==> run R: inputs <==
// fpmultiplier
module fpmultiplier (output logic [31:0] product, output logic ready,
		input logic [31:0] a, input logic clock, nreset);
enum {activation, start, loada, loadb, check, special, regularcalculation,carries, final_output}state;
logic [31:0] multi_a, multi_b;
logic [47:0] manti_48bit;
logic [22:0] manti_23bit; 
logic [9:0] expon; 
logic sign;
logic infinite_a,NaN_a,zero_a,infinite_b,NaN_b,zero_b; 
assign  infinite_a = (multi_a[30:23]==8'b11111111)&&(multi_a[22:0]==0);
assign  NaN_a = (multi_a[30:23]==8'b11111111)&&(multi_a[22:0]!=0);
assign  zero_a = (multi_a[30:23]==0);
assign  infinite_b = (multi_b[30:23]==8'b11111111)&&(multi_b[22:0]==0);
assign  NaN_b = (multi_b[30:23]==8'b11111111)&&(multi_b[22:0]!=0);
assign  zero_b = (multi_b[30:23]==0); 
always_ff @(posedge clock, negedge nreset)
if (~nreset)
  begin 
  product <=0;
  multi_a <= 0;
  multi_b <= 0;
  state <= start;
  ready <= 0;
  end
else
begin 
  case (state)
    activation:
           begin
           ready <=1;
           end
    start: 
           begin
           ready <= 0;
           state <= loada;
           end
    loada: 
           begin 
           multi_a <= a;
           state <= loadb;
           end
    loadb: 
           begin
           multi_b <= a;
           state <= check;        
           end
    check:
           begin
           sign <= multi_a[31]^multi_b[31];
           if(NaN_a||infinite_a||zero_a||NaN_b||infinite_b||zero_b)
           state <= special;
           else
           state <= regularcalculation;
           end
    special:
           begin
            state <= final_output;
            if (NaN_a||NaN_b) 
  ...
export LEC_CHECK = 0
export ABC_AREA = 0
export CAP_MARGIN = 20
export CELL_PAD_IN_SITES_GLOBAL_PLACEMENT = 0
export CORE_ASPECT_RATIO = 0.5
export CORE_MARGIN = 9
export CORE_UTILIZATION = 57
export CTS_CLUSTER_DIAMETER = 223
export CTS_CLUSTER_SIZE = 99
export MAX_ROUTING_LAYER = met4
export PLACE_DENSITY = 0.37
export SETUP_SLACK_MARGIN = 1.55
export SLEW_MARGIN = 20
create_clock -name core_clock -period 8.18 [get_ports {clock}]
run.sh (not shown) runs the stock make flow with config.mk's settings and CLKGATE_MAP_FILE=.
==> run K: changes against run R <==
- ABC_AREA: 0 -> 1
- CORE_ASPECT_RATIO: 0.5 -> 0.99
- CORE_MARGIN: 9 -> 2
- CORE_UTILIZATION: 57 -> 71
- CTS_CLUSTER_DIAMETER: 223 -> unset
- CTS_CLUSTER_SIZE: 99 -> 24
- PLACE_DENSITY: 0.37 -> unset
- PLACE_DENSITY_LB_ADDON: unset -> 0.16
- SETUP_SLACK_MARGIN: 1.55 -> unset
==> flow/constraint.sdc (replaced) <==
create_clock -name core_clock -period 6.24 [get_ports {clock}]
set_input_delay 1.2480 -clock core_clock [delete_from_list [all_inputs] [get_ports {clock}]]
set_output_delay 1.2480 -clock core_clock [all_outputs]
set_load 0.01 [all_outputs]
==> qor.csv <==
stage,metric,value,unit
run_status,status,finished with violations,
run_status,so_faults,negative setup slack,
place,dp.final_hpwl,65500,um
final_timing,layout_setup_ws,-0.308,ns
final_timing,final.setup.tns,-4.63,ns
final_timing,setup_violations,25,
worst_setup_path,critPathRequiredTime,6.42,ns
The numbers above come from run K.

==> qor.csv <==
stage,metric,value,unit
final_timing,setup_violations,0,
run_status,status,finished clean,
final_timing,grt_setup_unrepaired,yes,
final_timing,final.setup.tns,0,ns
place,dp.final_hpwl,53000,um
logic_synthesis,synth_largest_type_area_fraction,0.394,
pwr,vdd_ir_drop_max,0.139,mV
final_timing,layout_setup_ws,1.31,ns
The numbers above come from run R.


* * *

==> inputs of run Z <==
==> flow/design.v <==
module fpmultiplier (output logic [31:0] product, output logic ready,
		input logic [31:0] a, input logic clock, nreset);
enum {activation, start, loada, loadb, check, special, regularcalculation,carries, final_output}state;
logic [31:0] multi_a, multi_b;
logic [47:0] manti_48bit;
logic [22:0] manti_23bit; 
logic [9:0] expon; 
logic sign;
logic infinite_a,NaN_a,zero_a,infinite_b,NaN_b,zero_b; 
assign  infinite_a = (multi_a[30:23]==8'b11111111)&&(multi_a[22:0]==0);
assign  NaN_a = (multi_a[30:23]==8'b11111111)&&(multi_a[22:0]!=0);
assign  zero_a = (multi_a[30:23]==0);
assign  infinite_b = (multi_b[30:23]==8'b11111111)&&(multi_b[22:0]==0);
assign  NaN_b = (multi_b[30:23]==8'b11111111)&&(multi_b[22:0]!=0);
assign  zero_b = (multi_b[30:23]==0); 
always_ff @(posedge clock, negedge nreset)
if (~nreset)
  begin 
  product <=0;
  multi_a <= 0;
  multi_b <= 0;
  state <= start;
  ready <= 0;
  end
else
begin 
  case (state)
    activation:
           begin
           ready <=1;
           end
    start: 
           begin
           ready <= 0;
           state <= loada;
           end
    loada: 
           begin 
           multi_a <= a;
           state <= loadb;
           end
    loadb: 
           begin
           multi_b <= a;
           state <= check;        
           end
    check:
           begin
           sign <= multi_a[31]^multi_b[31];
           if(NaN_a||infinite_a||zero_a||NaN_b||infinite_b||zero_b)
           state <= special;
           else
           state <= regularcalculation;
           end
    special:
           begin
            state <= final_output;
            if (NaN_a||NaN_b) 
              begin
              expon <= 10'b0011111111;
              manti_23bit <= 1;
              end
            else if (infinite_a||infinite_b) 
              begin
              if (zero_a|zero_b)  
                begin
                expon <= 10'b0011111111;
                manti_23bit <= 1;  
                end
              else 
                begin
                expon <= 10'b0011111111;
                manti_23bit <= 0;
                end
              end
            else 
              begin 
              expon <= 10'b0000000000;
              manti_23bit <= 0;
              end
           end
    regularcalculation:
           begin
           state <= carries;
           sign <= multi_a[31]^multi_b[31];
           manti_48bit <= {1'b1, {multi_a[22:0]}}*{1'b1, {multi_b[22:0]}};
           expon <= {2'b00,multi_a[30:23]}+{2'b00,multi_b[30:23]}-10'd127; 
           end 
    carries:
           begin 
           state <= final_output;
           if (manti_48bit[47]==1)  
             begin
             expon <= expon + 1'b1; 
             manti_48bit <= manti_48bit>>1|{{25{1'b0}},1'b1,{22{1'b0}}}; 
             end
           else
             begin  
             manti_48bit <= manti_48bit|{{25{1'b0}},1'b1,{22{1'b0}}}; 
             end
           end
    final_output:
           begin 
           ready <= 1;
           state <= start;        
           if (NaN_a||infinite_a||zero_a||NaN_b||infinite_b||zero_b)
             product <= {sign,expon[7:0],manti_23bit};
           else if ($signed(expon) >= 255)
             product <= {sign,8'b11111111,23'd0};
           else if ($signed(expon) <= 0)
             product <= {sign,31'd0};
           else 
             product <= {sign,expon[7:0],manti_48bit[45:23]};
           end 
  endcase
end
endmodule
==> flow/run.sh <==
#!/bin/bash
# the make line also repeats each setting of config.mk as NAME=value (left out here)
make -C /OpenROAD-flow-scripts/flow DESIGN_CONFIG=/design/flow/config.mk WORK_HOME=/design/flow/orfs CLKGATE_MAP_FILE= finish
==> flow/config.mk <==
export PLATFORM = sky130hd
export DESIGN_NAME = fpmultiplier
export DESIGN_NICKNAME = fpmultiplier
export VERILOG_FILES = /design/flow/design.v
export SDC_FILE = /design/flow/constraint.sdc
export NUM_CORES = 4
export LEC_CHECK = 0
export ABC_AREA = 1
export CAP_MARGIN = 20
export CELL_PAD_IN_SITES_GLOBAL_PLACEMENT = 0
export CORE_ASPECT_RATIO = 0.5
export CORE_MARGIN = 4
export CORE_UTILIZATION = 67
export CTS_CLUSTER_DIAMETER = 223
export CTS_CLUSTER_SIZE = 99
export MAX_ROUTING_LAYER = met4
export PLACE_DENSITY = 0.61
export SETUP_SLACK_MARGIN = 1.5
export SLEW_MARGIN = 20
==> flow/constraint.sdc <==
create_clock -name core_clock -period 8.18 [get_ports {clock}]
set_input_delay 1.6360 -clock core_clock [delete_from_list [all_inputs] [get_ports {clock}]]
set_output_delay 1.6360 -clock core_clock [all_outputs]
set_load 0.01 [all_outputs]
==> run M (differences from run Z) <==
- ABC_AREA: 1 -> default
- CELL_PAD_IN_SITES_GLOBAL_PLACEMENT: 0 -> default
- CORE_ASPECT_RATIO: 0.5 -> default
- CORE_MARGIN: 4 -> 2
- CORE_UTILIZATION: 67 -> 29
- CTS_CLUSTER_DIAMETER: 223 -> default
- CTS_CLUSTER_SIZE: 99 -> default
- MAX_ROUTING_LAYER: met4 -> default
- PLACE_DENSITY: 0.61 -> 0.6
- SETUP_SLACK_MARGIN: 1.5 -> default
==> flow/constraint.sdc (replaced) <==
create_clock -name core_clock -period 8.27 [get_ports {clock}]
set_input_delay 1.6540 -clock core_clock [delete_from_list [all_inputs] [get_ports {clock}]]
set_output_delay 1.6540 -clock core_clock [all_outputs]
set_load 0.01 [all_outputs]
==> qor summary <==
metric                                                                              run Z                     run M
Design internal power                                                             1.18 mW                   1.14 mW
XOR/XNOR Area Share                                                                0.408%                     1.04%
Power density over cell area                                                  54.2 nW/um2               57.4 nW/um2
Combined area of all synthesized cells                                          25800 um2                 24500 um2
Seq/Total Area, Yosys                                                               14.5%                     15.3%
Fraction of power consumed by the clock network                                     51.9%                     52.1%
# Cells Yosys                                                                        3282                      2587
Max Freq                                                                          152 MHz                   130 MHz
Area share of fa/ha/maj cells after synthesis                                       46.5%                     48.9%
OpenROAD warning count                                                                 31                        28
Count of buffers not belonging to the clock network in the layout                     193                       128
Placeable core region                                                           37700 um2                 83700 um2
Total die size                                                                  41800 um2                 86900 um2
Top area contributor share                                                          37.5%                     39.4%
Sum of net half-perimeters after detailed placement                              61400 um                  53900 um
Outcome                                                          timing/DRC/antenna clean  timing/DRC/antenna clean
Met2 global-route usage                                                             60.0%                     27.8%
Total Routed Length                                                              79300 um                  67400 um
Worst Setup Slack post-DPL                                                        1.06 ns                  0.575 ns
Number of buffer and inverter instances along the worst setup path                      6                         7
Worst hold slack after final layout                                              0.397 ns                  0.397 ns
Crit path max-delay cell type                                       sky130_fd_sc_hd__fa_1  sky130_fd_sc_hd__dfrtp_1
Min Tclk post-route                                                               6.59 ns                   7.67 ns
Final standard cell count with taps included and fillers excluded                    3900                      3760

* * *

==> v7 <==
RTL: the design.v shown in full above, as it stands there.
==> flow/config.mk <==
export PLATFORM = sky130hd
export DESIGN_NAME = fpmultiplier
export DESIGN_NICKNAME = fpmultiplier
export VERILOG_FILES = /design/flow/design.v
export SDC_FILE = /design/flow/constraint.sdc
export NUM_CORES = 4
export LEC_CHECK = 0
export ABC_AREA = 1
export CAP_MARGIN = 20
export CORE_MARGIN = 2
export CORE_UTILIZATION = 50
export CTS_CLUSTER_DIAMETER = 396
export CTS_CLUSTER_SIZE = 98
export GPL_ROUTABILITY_DRIVEN = 0
export PLACE_DENSITY = 0.35
export SLEW_MARGIN = 20
export TNS_END_PERCENT = 15
==> flow/constraint.sdc <==
create_clock -name core_clock -period 9.0 [get_ports {clock}]
set_input_delay 1.8000 -clock core_clock [delete_from_list [all_inputs] [get_ports {clock}]]
set_output_delay 1.8000 -clock core_clock [all_outputs]
set_load 0.01 [all_outputs]
==> v14: changes against v7 <==
--- a/flow/config.mk
+++ b/flow/config.mk
@@ -9,9 +9,5 @@
 export CAP_MARGIN = 20
 export CORE_MARGIN = 2
-export CORE_UTILIZATION = 50
-export CTS_CLUSTER_DIAMETER = 396
-export CTS_CLUSTER_SIZE = 98
-export GPL_ROUTABILITY_DRIVEN = 0
-export PLACE_DENSITY = 0.35
+export CORE_UTILIZATION = 72
+export PLACE_DENSITY_LB_ADDON = 0.18
 export SLEW_MARGIN = 20
-export TNS_END_PERCENT = 15
==> flow/constraint.sdc (replaced) <==
create_clock -name core_clock -period 5.96 [get_ports {clock}]
set_input_delay 1.1920 -clock core_clock [delete_from_list [all_inputs] [get_ports {clock}]]
set_output_delay 1.1920 -clock core_clock [all_outputs]
set_load 0.01 [all_outputs]
==> qor summary <==
item	v14	v7
Pre-CTS WS	-605 ps	1580 ps
Fraction of synthesized cell area in xor and xnor cells	0.408%	0.408%
Placement row count	69	83
Placed Instance Area	28,700 sq um	27,200 sq um
Buffers inserted by post-CTS timing repair	52	0
Number of synthesis warnings	1	1
Mean instance size in the synthesized netlist	7.85 sq um	7.85 sq um
Init Core Util	72.8%	50.4%
Primary flip-flop cell chosen by synthesis mapping	dfrtp_1	dfrtp_1
Placed cell count	3,935	3,951
Die Height	193 microns	231 microns
I/O pins	67	67
Core Area	35,400 sq um	51,100 sq um
Number of gates resized after CTS	319	0
Die x size	193 microns	231 microns
Detailed-placement wirelength estimate	63,500 microns	61,800 microns
Overall chip area	37,300 sq um	53,300 sq um
Result of the run	aborted with a tool error	complete, no violations
Last stage reached	global routing	-
Power is estimated from default activity; no workload was simulated.
